// i16_biquad
module i16_biquad(
    input CLK, RST,
    input unsigned [15:0] A,
    output signed [15:0] B,
    input signed [15:0] b_0,
    input signed [15:0] b_1,
    input signed [15:0] b_2,
    input signed [15:0] a_1,
    input signed [15:0] a_2
);
wire signed [17:0] feedback;
wire signed [31:0] P_b0;
wire signed [31:0] P_b1;
wire signed [31:0] P_b2;
wire signed [33:0] P_a1;
wire signed [33:0] P_a2;
wire signed [35:0] S_0;
wire signed [35:0] S_1;
wire signed [35:0] S_2;
wire signed [35:0] Z_0;
wire signed [35:0] Z_1;
i16_mul mul_b0(
    .A(A),
    .B(b_0),
    .P(P_b0)
);
i16_mul mul_b1(
    .A(A),
    .B(b_1),
    .P(P_b1)
);
i16_mul mul_b2(
    .A(A),
    .B(b_2),
    .P(P_b2)
);
i18_mul mul_a1(
    .A(feedback),
    .B_coef(a_1),
    .P(P_a1)
);
i18_mul mul_a2(
    .A(feedback),
    .B_coef(a_2),
    .P(P_a2)
);
i36_acc ACC_0(
    .A(P_a2),
    .B(P_b2),
    ._Z(36'sd0),
    .S(S_0)
);
i36_acc ACC_1(
    .A(P_a1),
    .B(P_b1),
    ._Z(Z_0),
    .S(S_1)
);
i36_acc ACC_2(
    .A(34'sd0),
    .B(P_b0),
    ._Z(Z_1),
    .S(S_2)
);
i36_delay DELAY_0(
    .CLK(CLK),
    .RST(RST),
    .STORE(S_0),
    .READ(Z_0)
);
i36_delay DELAY_1(
    .CLK(CLK),
    .RST(RST),
    .STORE(S_1),
    .READ(Z_1)
);
i36_trunc OUT(
    .A(S_2),
    .B(feedback),
    .B_sat(B)
);
endmodule
Size: about 71 flip-flops.
clock: 23.7 ns
lec_check: 0
abc_area: 0
cap_margin: 40
core_aspect_ratio: 0.5
core_margin: 7
core_utilization: 56
cts_cluster_diameter: 317
cts_cluster_size: 98
gpl_routability_driven: 1
gpl_timing_driven: 1
hold_slack_margin: 0.26
place_density_lb_addon: 0.06
setup_slack_margin: -1.58
slew_margin: 20
tns_end_percent: 5
run.sh (not shown) runs the stock make flow with config.mk's settings and CLKGATE_MAP_FILE=.
==> next run, changes <==
Settings changed: ABC_AREA 0 to unset, CAP_MARGIN 40 to 20, CORE_ASPECT_RATIO 0.5 to unset, CORE_MARGIN 7 to 2, CORE_UTILIZATION 56 to 40, CTS_CLUSTER_DIAMETER 317 to unset, CTS_CLUSTER_SIZE 98 to unset, GPL_ROUTABILITY_DRIVEN 1 to unset, GPL_TIMING_DRIVEN 1 to unset, HOLD_SLACK_MARGIN 0.26 to unset, PLACE_DENSITY_LB_ADDON 0.06 to unset, SETUP_SLACK_MARGIN -1.58 to unset, TNS_END_PERCENT 5 to unset.
Clock period 23.7 ns to 15.8 ns, I/O delays scaled along.
Critical path depth goes up by 7. Wire length goes up by 1.8%. Register-to-register slack degrades by 7100 ps. First-iteration DRC count goes down by 24%. Non-clock buffer count goes up by 449. Die area goes up by 31%.
==> next run, changes <==
Settings changed: CORE_UTILIZATION 40 to 72, CTS_CLUSTER_DIAMETER set to 366, PLACE_DENSITY set to 0.42, TNS_END_PERCENT set to 10.
Clock period 15.8 ns to 9.36 ns, I/O delays scaled along.
Effect: The new run finished with setup timing left; cell count drops by 8.1%; setup slack gets worse by 4900 ps.
==> next run, changes <==
Settings changed: ABC_AREA set to 0, CTS_CLUSTER_SIZE set to 99, GPL_ROUTABILITY_DRIVEN set to 0.
Outcome:
- The new run reached the layout checks and failed them: setup timing
- synthesized cell count does not change
- synthesized area does not change
- non-clock buffer count increases by 4
- clock skew decreases by 7.1 ps

---

Starting RTL as in the previous note.
## i16_biquad
module i16_biquad(
    input CLK, RST,
    input unsigned [15:0] A,
    output signed [15:0] B,
    input signed [15:0] b_0,
    input signed [15:0] b_1,
    input signed [15:0] b_2,
    input signed [15:0] a_1,
    input signed [15:0] a_2
);
export LEC_CHECK = 0
export CAP_MARGIN = 15
export CELL_PAD_IN_SITES_GLOBAL_PLACEMENT = 2
export CORE_ASPECT_RATIO = 0.79
export CORE_MARGIN = 8
export CORE_UTILIZATION = 40
export CTS_CLUSTER_DIAMETER = 329
export CTS_CLUSTER_SIZE = 30
export GPL_ROUTABILITY_DRIVEN = 0
export GPL_TIMING_DRIVEN = 0
export HOLD_SLACK_MARGIN = 0.05
export PLACE_DENSITY = 0.89
export SETUP_SLACK_MARGIN = 1.32
export SLEW_MARGIN = 15
create_clock -name core_clock -period 21.1 [get_ports {CLK}]
The first run ran to the end with no violations.
Change:
--- a/flow/config.mk
+++ b/flow/config.mk
@@ -7,0 +8 @@
+export ABC_AREA = 1
@@ -11 +12 @@
-export CORE_MARGIN = 8
+export CORE_MARGIN = 10
@@ -16 +17 @@
-export GPL_TIMING_DRIVEN = 0
+export GPL_TIMING_DRIVEN = 1
@@ -19 +20 @@
-export SETUP_SLACK_MARGIN = 1.32
+export SETUP_SLACK_MARGIN = 0.57
Effect: The changed run produced a clean layout. Design area rises by 0.71%. Worst setup slack improves by 1.1 ns. Final cell count rises by 9.0%. Core utilization falls by 0.46 points. Non-clock buffer count falls by 129. Die area rises by 3.9%. Wire length falls by 6.8%. Clock skew is about the same.
Change:
--- a/flow/config.mk
+++ b/flow/config.mk
@@ -8 +7,0 @@
-export ABC_AREA = 1
@@ -12 +11 @@
-export CORE_MARGIN = 10
+export CORE_MARGIN = 8
@@ -14 +12,0 @@
-export CTS_CLUSTER_DIAMETER = 329
@@ -17,5 +15,3 @@
-export GPL_TIMING_DRIVEN = 1
-export HOLD_SLACK_MARGIN = 0.05
-export PLACE_DENSITY = 0.89
-export SETUP_SLACK_MARGIN = 0.57
-export SLEW_MARGIN = 15
+export PLACE_DENSITY_LB_ADDON = 0.28
+export SETUP_SLACK_MARGIN = 0.71
+export SLEW_MARGIN = 20
==> flow/constraint.sdc (replaced) <==
create_clock -name core_clock -period 11.0 [get_ports {CLK}]
set_input_delay 2.2000 -clock core_clock [delete_from_list [all_inputs] [get_ports {CLK}]]
set_output_delay 2.2000 -clock core_clock [all_outputs]
set_load 0.01 [all_outputs]
=>
- With this change the flow reached the layout checks and failed them: setup timing
- non-clock buffer count rose by 624
- routed wire length went down by roughly a tenth
- global-route usage went down by 1.2 points
- first-iteration DRC count falls by well over a third
- synthesized area came out lower slightly
- setup slack loses 6.1 ns
- via count falls by a few percent
- die size shrinks by a few percent
- design area is higher by roughly a tenth
- final cell count came out lower by a few percent
- worst hold slack loses 0.013 ns
Change:
==> flow/config.mk (replaced) <==
export PLATFORM = sky130hd
export DESIGN_NAME = i16_biquad
export DESIGN_NICKNAME = i16_biquad
export VERILOG_FILES = /design/flow/design.v
export SDC_FILE = /design/flow/constraint.sdc
export NUM_CORES = 4
export LEC_CHECK = 0
export CAP_MARGIN = 20
export CORE_MARGIN = 2
export CORE_UTILIZATION = 65
export CTS_CLUSTER_DIAMETER = 27
export SLEW_MARGIN = 20
==> flow/constraint.sdc (replaced) <==
create_clock -name core_clock -period 16.0 [get_ports {CLK}]
set_input_delay 3.2000 -clock core_clock [delete_from_list [all_inputs] [get_ports {CLK}]]
set_output_delay 3.2000 -clock core_clock [all_outputs]
set_load 0.01 [all_outputs]
After rerunning: Now the flow finished with timing, DRC and antenna clean. Global-route usage increases by 15 points. Worst setup slack gets better by 3.7 ns. Register-to-register slack improves by 4.9 ns. Non-clock buffer count came out lower by 251. Worst hold slack loses 0.11 ns.

---

== alpha ==
i16_biquad again, from the RTL that the note above started with.
## i16_biquad
module i16_biquad(
    input CLK, RST,
    input unsigned [15:0] A,
    output signed [15:0] B,
    input signed [15:0] b_0,
    input signed [15:0] b_1,
    input signed [15:0] b_2,
    input signed [15:0] a_1,
    input signed [15:0] a_2
);
Settings: LEC_CHECK=0, ABC_AREA=1, CAP_MARGIN=20, CORE_MARGIN=2, CORE_UTILIZATION=71, CTS_CLUSTER_DIAMETER=373, CTS_CLUSTER_SIZE=100, SETUP_SLACK_MARGIN=-0.58, SLEW_MARGIN=20; clock period 5.8 ns.
What the final checks of alpha revealed, after a flow that finished every stage, was a layout that fails on setup timing.
> inputs changed (alpha -> beta)
-- flow/config.mk --
<<< alpha, line 12
export CTS_CLUSTER_DIAMETER = 373
export CTS_CLUSTER_SIZE = 100
export SETUP_SLACK_MARGIN = -0.58
export SLEW_MARGIN = 20
>>> beta, line 12
export CTS_CLUSTER_DIAMETER = 373
export CTS_CLUSTER_SIZE = 100
export SETUP_SLACK_MARGIN = 0.77
export SLEW_MARGIN = 20
Findings:
- The runs compared here, alpha and beta, all ended either early or with open violations.
- beta finished all stages; however, its layout fails the closing checks, the failures being setup timing.
- alpha completed end to end; final checks failed (setup timing).
- beta vs. alpha: total antenna diodes in the routed design went up by 8.
- beta vs. alpha: global routing met1 resource utilization went up by 2.4 points, sequential cell count essentially unchanged, portion of the layout cell area used by non-clock buffers picked up an extra 0.71 points, initial DRC count went up about 27%.
- Final weighted congestion in routability-driven placement (beta over alpha): increase, 0.017
The inputs of gamma differ from those of beta as listed below.
==> flow/config.mk <==
export PLATFORM = sky130hd
export DESIGN_NAME = i16_biquad
export DESIGN_NICKNAME = i16_biquad
export VERILOG_FILES = /design/flow/design.v
export SDC_FILE = /design/flow/constraint.sdc
export NUM_CORES = 4
export LEC_CHECK = 0
export CAP_MARGIN = 20
export CORE_MARGIN = 2
export CORE_UTILIZATION = 65
export MAX_ROUTING_LAYER = met4
export SLEW_MARGIN = 20
==> flow/constraint.sdc <==
create_clock -name core_clock -period 13.6 [get_ports {CLK}]
set_input_delay 2.7200 -clock core_clock [delete_from_list [all_inputs] [get_ports {CLK}]]
set_output_delay 2.7200 -clock core_clock [all_outputs]
set_load 0.01 [all_outputs]
- Going from beta to gamma, total number of cells along the worst setup path grew by a few percent.
- gamma finished all stages; however, its layout fails the closing checks, the failures being setup timing.
- Taking beta as the reference, in gamma maximum number of pins on one net before global-route repair shows an increase of 34, cell count after synthesis fell by 838, insertion delay at the late pin of the worst-skew pair dropped 0.03 ns, chip width grew by 3.5%.
- Diff beta -> gamma: hold slack higher, filler-free cell count of the finished design lower.
Modified inputs, delta compared to gamma
-- flow/config.mk --
<<< gamma, line 8
export CAP_MARGIN = 20
export CORE_MARGIN = 2
export CORE_UTILIZATION = 65
export MAX_ROUTING_LAYER = met4
export SLEW_MARGIN = 20
>>> delta, line 8
export CAP_MARGIN = 20
export CORE_MARGIN = 2
export CORE_UTILIZATION = 66
export SLEW_MARGIN = 20
==> comparison <==
| gamma | all stages done | FAIL | setup timing |. Completing all stages was not enough for delta: its layout failed the final checks because of setup timing. Comparing gamma and delta, the lower utilization is on gamma. gamma and delta ended up with roughly the same cell count. Clock-buffer cell count (delta over gamma): increase, 2. delta and gamma ended up with roughly the same net count of the finished layout. delta gives less non-clock buffer count than gamma did.

---

i16_biquad again, from the RTL that the note above started with.
Settings: LEC_CHECK=0, CAP_MARGIN=0, CORE_MARGIN=2, CORE_UTILIZATION=65, CTS_CLUSTER_DIAMETER=240, CTS_CLUSTER_SIZE=97, PLACE_DENSITY=0.38, SLEW_MARGIN=20, TNS_END_PERCENT=35; clock period 12.5 ns.
The baseline produced a layout that fails on negative setup slack.
Edit:
==> flow/config.mk (replaced) <==
export PLATFORM = sky130hd
export DESIGN_NAME = i16_biquad
export DESIGN_NICKNAME = i16_biquad
export VERILOG_FILES = /design/flow/design.v
export SDC_FILE = /design/flow/constraint.sdc
export NUM_CORES = 4
export LEC_CHECK = 0
export CAP_MARGIN = 5
export CORE_MARGIN = 2
export CORE_UTILIZATION = 72
export CTS_CLUSTER_DIAMETER = 359
export CTS_CLUSTER_SIZE = 31
export SETUP_SLACK_MARGIN = -0.87
export SLEW_MARGIN = 20
==> flow/constraint.sdc (replaced) <==
create_clock -name core_clock -period 11.8 [get_ports {CLK}]
set_input_delay 2.3600 -clock core_clock [delete_from_list [all_inputs] [get_ports {CLK}]]
set_output_delay 2.3600 -clock core_clock [all_outputs]
set_load 0.01 [all_outputs]
The new run completed, yet does not pass: negative setup slack; critical path depth fell by 4; cell count falls by 1.9%; worst setup slack got worse by 750 ps; design area came out lower by 0.44%; utilization rose by 8.2 points.
Edit:
==> flow/config.mk (replaced) <==
export PLATFORM = sky130hd
export DESIGN_NAME = i16_biquad
export DESIGN_NICKNAME = i16_biquad
export VERILOG_FILES = /design/flow/design.v
export SDC_FILE = /design/flow/constraint.sdc
export NUM_CORES = 4
export LEC_CHECK = 0
export CAP_MARGIN = 20
export CORE_MARGIN = 2
export CORE_UTILIZATION = 40
export SLEW_MARGIN = 20
==> flow/constraint.sdc (replaced) <==
create_clock -name core_clock -period 16.0 [get_ports {CLK}]
set_input_delay 3.2000 -clock core_clock [delete_from_list [all_inputs] [get_ports {CLK}]]
set_output_delay 3.2000 -clock core_clock [all_outputs]
set_load 0.01 [all_outputs]
=>
- With this change the flow passed the timing, DRC and antenna checks
- routed wire length rises by 3.2%
- critical path depth rises by 2
- synthesized area stays the same
Edit:
--- a/flow/config.mk
+++ b/flow/config.mk
@@ -8,4 +8,7 @@
 export CAP_MARGIN = 20
 export CORE_MARGIN = 2
-export CORE_UTILIZATION = 40
+export CORE_UTILIZATION = 72
+export CTS_CLUSTER_DIAMETER = 27
+export PLACE_DENSITY_LB_ADDON = 0.27
 export SLEW_MARGIN = 20
+export TNS_END_PERCENT = 5
Outcome: Fmax goes down by 0.54%. Area after synthesis does not change. Hold slack gets better by 85 ps. Non-clock buffer count goes down by 176. Clock skew hardly moves.

---

i16_biquad again, from the RTL that the note above started with.
clock: 11.0 ns
lec_check: 0
cap_margin: 15
cell_pad_in_sites_global_placement: 2
core_aspect_ratio: 0.79
core_margin: 8
core_utilization: 40
cts_cluster_size: 30
gpl_routability_driven: 0
gpl_timing_driven: 0
place_density_lb_addon: 0.28
slew_margin: 20
The starting point completed, yet does not pass: negative setup slack.
==> next run, changes <==
Settings changed: CAP_MARGIN 15 to 20, CELL_PAD_IN_SITES_GLOBAL_PLACEMENT 2 to unset, CORE_ASPECT_RATIO 0.79 to 0.5, CORE_MARGIN 8 to 2, CORE_UTILIZATION 40 to 72, CTS_CLUSTER_SIZE 30 to unset, GPL_ROUTABILITY_DRIVEN 0 to unset, GPL_TIMING_DRIVEN 0 to unset, PLACE_DENSITY_LB_ADDON 0.28 to 0.2.
Clock period 11.0 ns to 13.6 ns, I/O delays scaled along.
Outcome: The new run reached the layout checks and failed them: negative setup slack; die area shrinks by well over a third; count of clock-buffer cells in the layout grows by 3; synthesized area does not change; worst setup slack gets better by 2.2 ns; non-clock buffer count grows by 218; utilization grows by 38 points; hold slack gets better by 0.076 ns; wire length shrinks by about a fifth.

---

i16_biquad again, from the RTL that the note above started with.
==> flow/config.mk <==
export PLATFORM = sky130hd
export DESIGN_NAME = i16_biquad
export DESIGN_NICKNAME = i16_biquad
export VERILOG_FILES = /design/flow/design.v
export SDC_FILE = /design/flow/constraint.sdc
export NUM_CORES = 4
export LEC_CHECK = 0
export CAP_MARGIN = 15
export CELL_PAD_IN_SITES_GLOBAL_PLACEMENT = 2
export CORE_ASPECT_RATIO = 0.79
export CORE_MARGIN = 8
export CORE_UTILIZATION = 40
export CTS_CLUSTER_DIAMETER = 329
export CTS_CLUSTER_SIZE = 30
export GPL_ROUTABILITY_DRIVEN = 0
export GPL_TIMING_DRIVEN = 0
export HOLD_SLACK_MARGIN = 0.05
export PLACE_DENSITY = 0.89
export SETUP_SLACK_MARGIN = 0.57
export SLEW_MARGIN = 15
==> flow/constraint.sdc <==
create_clock -name core_clock -period 21.1 [get_ports {CLK}]
set_input_delay 4.2200 -clock core_clock [delete_from_list [all_inputs] [get_ports {CLK}]]
set_output_delay 4.2200 -clock core_clock [all_outputs]
set_load 0.01 [all_outputs]
Then changed:
==> flow/config.mk (replaced) <==
export PLATFORM = sky130hd
export DESIGN_NAME = i16_biquad
export DESIGN_NICKNAME = i16_biquad
export VERILOG_FILES = /design/flow/design.v
export SDC_FILE = /design/flow/constraint.sdc
export NUM_CORES = 4
export LEC_CHECK = 0
export CAP_MARGIN = 20
export CORE_MARGIN = 2
export CORE_UTILIZATION = 72
export CTS_CLUSTER_SIZE = 33
export MAX_ROUTING_LAYER = met4
export PLACE_DENSITY = 0.64
export SLEW_MARGIN = 20
==> flow/constraint.sdc (replaced) <==
create_clock -name core_clock -period 13.6 [get_ports {CLK}]
set_input_delay 2.7200 -clock core_clock [delete_from_list [all_inputs] [get_ports {CLK}]]
set_output_delay 2.7200 -clock core_clock [all_outputs]
set_load 0.01 [all_outputs]
=> This time the run finished but fails on setup timing; via count went up by a few percent; core utilization went up by 42 points; clock-buffer cell count is higher by 2; non-clock buffer count is higher by 394; wire length decreases by about a fifth.
Then changed:
--- a/flow/config.mk
+++ b/flow/config.mk
@@ -7,8 +7,9 @@
 export LEC_CHECK = 0
 export CAP_MARGIN = 20
+export CORE_ASPECT_RATIO = 0.5
 export CORE_MARGIN = 2
 export CORE_UTILIZATION = 72
-export CTS_CLUSTER_SIZE = 33
-export MAX_ROUTING_LAYER = met4
-export PLACE_DENSITY = 0.64
+export CTS_CLUSTER_SIZE = 43
+export PLACE_DENSITY_LB_ADDON = 0.2
+export SETUP_SLACK_MARGIN = 3.38
 export SLEW_MARGIN = 20
=>
- The changed run reached the layout checks and failed them: setup timing
- global-route usage rises by 4.3 points
- final area rises by 0.64%
- clock-buffer cell count falls by 1
- routed wire length rises by 17%
- utilization rises by 0.34 points
- critical path depth rises by 2
- clock skew rises by 0.0061 ns
- worst setup slack improves by 0.050 ns
- first-iteration DRC count rises by 49%
- synthesized cell count does not change
